Design ALUUnit, start of the top module:
module ALUUnit(clock, ALUOp, funct, a, b, result, zero, carryOut);
Size in the first run: about 1,500 cells after synthesis, ~0.0089 mm^2 of cells after synthesis.
clock: 2.83 ns
lec_check: 0
abc_area: 1
cap_margin: 0
core_margin: 2
core_utilization: 59
gpl_timing_driven: 1
max_routing_layer: met4
place_density: 0.58
slew_margin: 20
tns_end_percent: 10
run.sh (not shown) runs the stock make flow with config.mk's settings and CLKGATE_MAP_FILE=.
Next try:
Settings changed: ABC_AREA 1 to 0, CORE_MARGIN 2 to 7, CORE_UTILIZATION 59 to 72, CTS_CLUSTER_SIZE set to 36, PLACE_DENSITY 0.58 to not set, SETUP_SLACK_MARGIN set to 0.68.
Clock period 2.83 ns to 4.69 ns, I/O delays scaled along.
Die size came out lower by about 18%.
Synthesized area came out lower by about 18%.
Cell area came out lower by about 17%.
Next try:
Settings changed: CORE_MARGIN 7 to 2, CORE_UTILIZATION 72 to 66, CTS_CLUSTER_SIZE 36 to not set, PLACE_DENSITY set to 0.58, SETUP_SLACK_MARGIN 0.68 to not set, TNS_END_PERCENT 10 to 100.
Clock period 4.69 ns to 2.83 ns, I/O delays scaled along.
After rerunning: The new run stopped in clock tree synthesis; die area shrinks by 9.4%; synthesized area is unchanged; synthesized cell count is unchanged.

* * *

ALUUnit again, from the RTL that the note above started with.
## ALUUnit
module ALUUnit(clock, ALUOp, funct, a, b, result, zero, carryOut);
==> flow/config.mk <==
export PLATFORM = sky130hd
export DESIGN_NAME = ALUUnit
export DESIGN_NICKNAME = ALUUnit
export VERILOG_FILES = /design/flow/design.v
export SDC_FILE = /design/flow/constraint.sdc
export NUM_CORES = 4
export LEC_CHECK = 0
export ABC_AREA = 1
export CAP_MARGIN = 0
export CORE_MARGIN = 2
export CORE_UTILIZATION = 70
export CTS_CLUSTER_DIAMETER = 351
export CTS_CLUSTER_SIZE = 36
export HOLD_SLACK_MARGIN = 0.29
export SETUP_SLACK_MARGIN = 0.05
export SLEW_MARGIN = 20
==> flow/constraint.sdc <==
create_clock -name core_clock -period 2.42 [get_ports {clock}]
set_input_delay 0.4840 -clock core_clock [delete_from_list [all_inputs] [get_ports {clock}]]
set_output_delay 0.4840 -clock core_clock [all_outputs]
set_load 0.01 [all_outputs]
The baseline never finished: it broke off in 4_1_cts on DPL-0033.
Then changed:
--- a/flow/config.mk
+++ b/flow/config.mk
@@ -9,8 +9,9 @@
 export CAP_MARGIN = 0
 export CORE_MARGIN = 2
-export CORE_UTILIZATION = 70
-export CTS_CLUSTER_DIAMETER = 351
-export CTS_CLUSTER_SIZE = 36
-export HOLD_SLACK_MARGIN = 0.29
-export SETUP_SLACK_MARGIN = 0.05
+export CORE_UTILIZATION = 58
+export CTS_CLUSTER_DIAMETER = 49
+export GPL_TIMING_DRIVEN = 1
+export MAX_ROUTING_LAYER = met4
+export PLACE_DENSITY = 0.58
 export SLEW_MARGIN = 20
+export TNS_END_PERCENT = 10
Outcome: The changed run finished but fails on setup timing; die area increases by about a fifth; synthesized cell count is unchanged; area after synthesis is unchanged.
Then changed:
--- a/flow/config.mk
+++ b/flow/config.mk
@@ -8,10 +8,9 @@
 export ABC_AREA = 1
 export CAP_MARGIN = 0
-export CORE_MARGIN = 2
-export CORE_UTILIZATION = 58
-export CTS_CLUSTER_DIAMETER = 49
+export CORE_MARGIN = 7
+export CORE_UTILIZATION = 72
 export GPL_TIMING_DRIVEN = 1
 export MAX_ROUTING_LAYER = met4
-export PLACE_DENSITY = 0.58
+export SETUP_SLACK_MARGIN = 0.25
 export SLEW_MARGIN = 20
 export TNS_END_PERCENT = 10
==> flow/constraint.sdc (replaced) <==
create_clock -name core_clock -period 4.69 [get_ports {clock}]
set_input_delay 0.9380 -clock core_clock [delete_from_list [all_inputs] [get_ports {clock}]]
set_output_delay 0.9380 -clock core_clock [all_outputs]
set_load 0.01 [all_outputs]
With this change the flow passed the timing, DRC and antenna checks.
Wire length came out lower by 33%.
Power came out lower by 59%.
Hold slack gets better by 0.15 ns.
Final area came out lower by 21%.
Synthesized area does not change.
Final cell count came out lower by 14%.
Sequential power came out lower by 49%.
Setup slack gets better by 2.0 ns.
Then changed:
--- a/flow/config.mk
+++ b/flow/config.mk
@@ -10,7 +10,8 @@
 export CORE_MARGIN = 7
 export CORE_UTILIZATION = 72
+export CTS_CLUSTER_SIZE = 72
 export GPL_TIMING_DRIVEN = 1
 export MAX_ROUTING_LAYER = met4
-export SETUP_SLACK_MARGIN = 0.25
+export SETUP_SLACK_MARGIN = -0.3
 export SLEW_MARGIN = 20
 export TNS_END_PERCENT = 10
==> flow/constraint.sdc (replaced) <==
create_clock -name core_clock -period 3.8 [get_ports {clock}]
set_input_delay 0.7600 -clock core_clock [delete_from_list [all_inputs] [get_ports {clock}]]
set_output_delay 0.7600 -clock core_clock [all_outputs]
set_load 0.01 [all_outputs]
Effect:
- power goes up by a quarter to a third
- critical path depth decreases by 2
- area after synthesis stays the same
Power figures rest on the tool's default switching activity, not on a simulated workload.
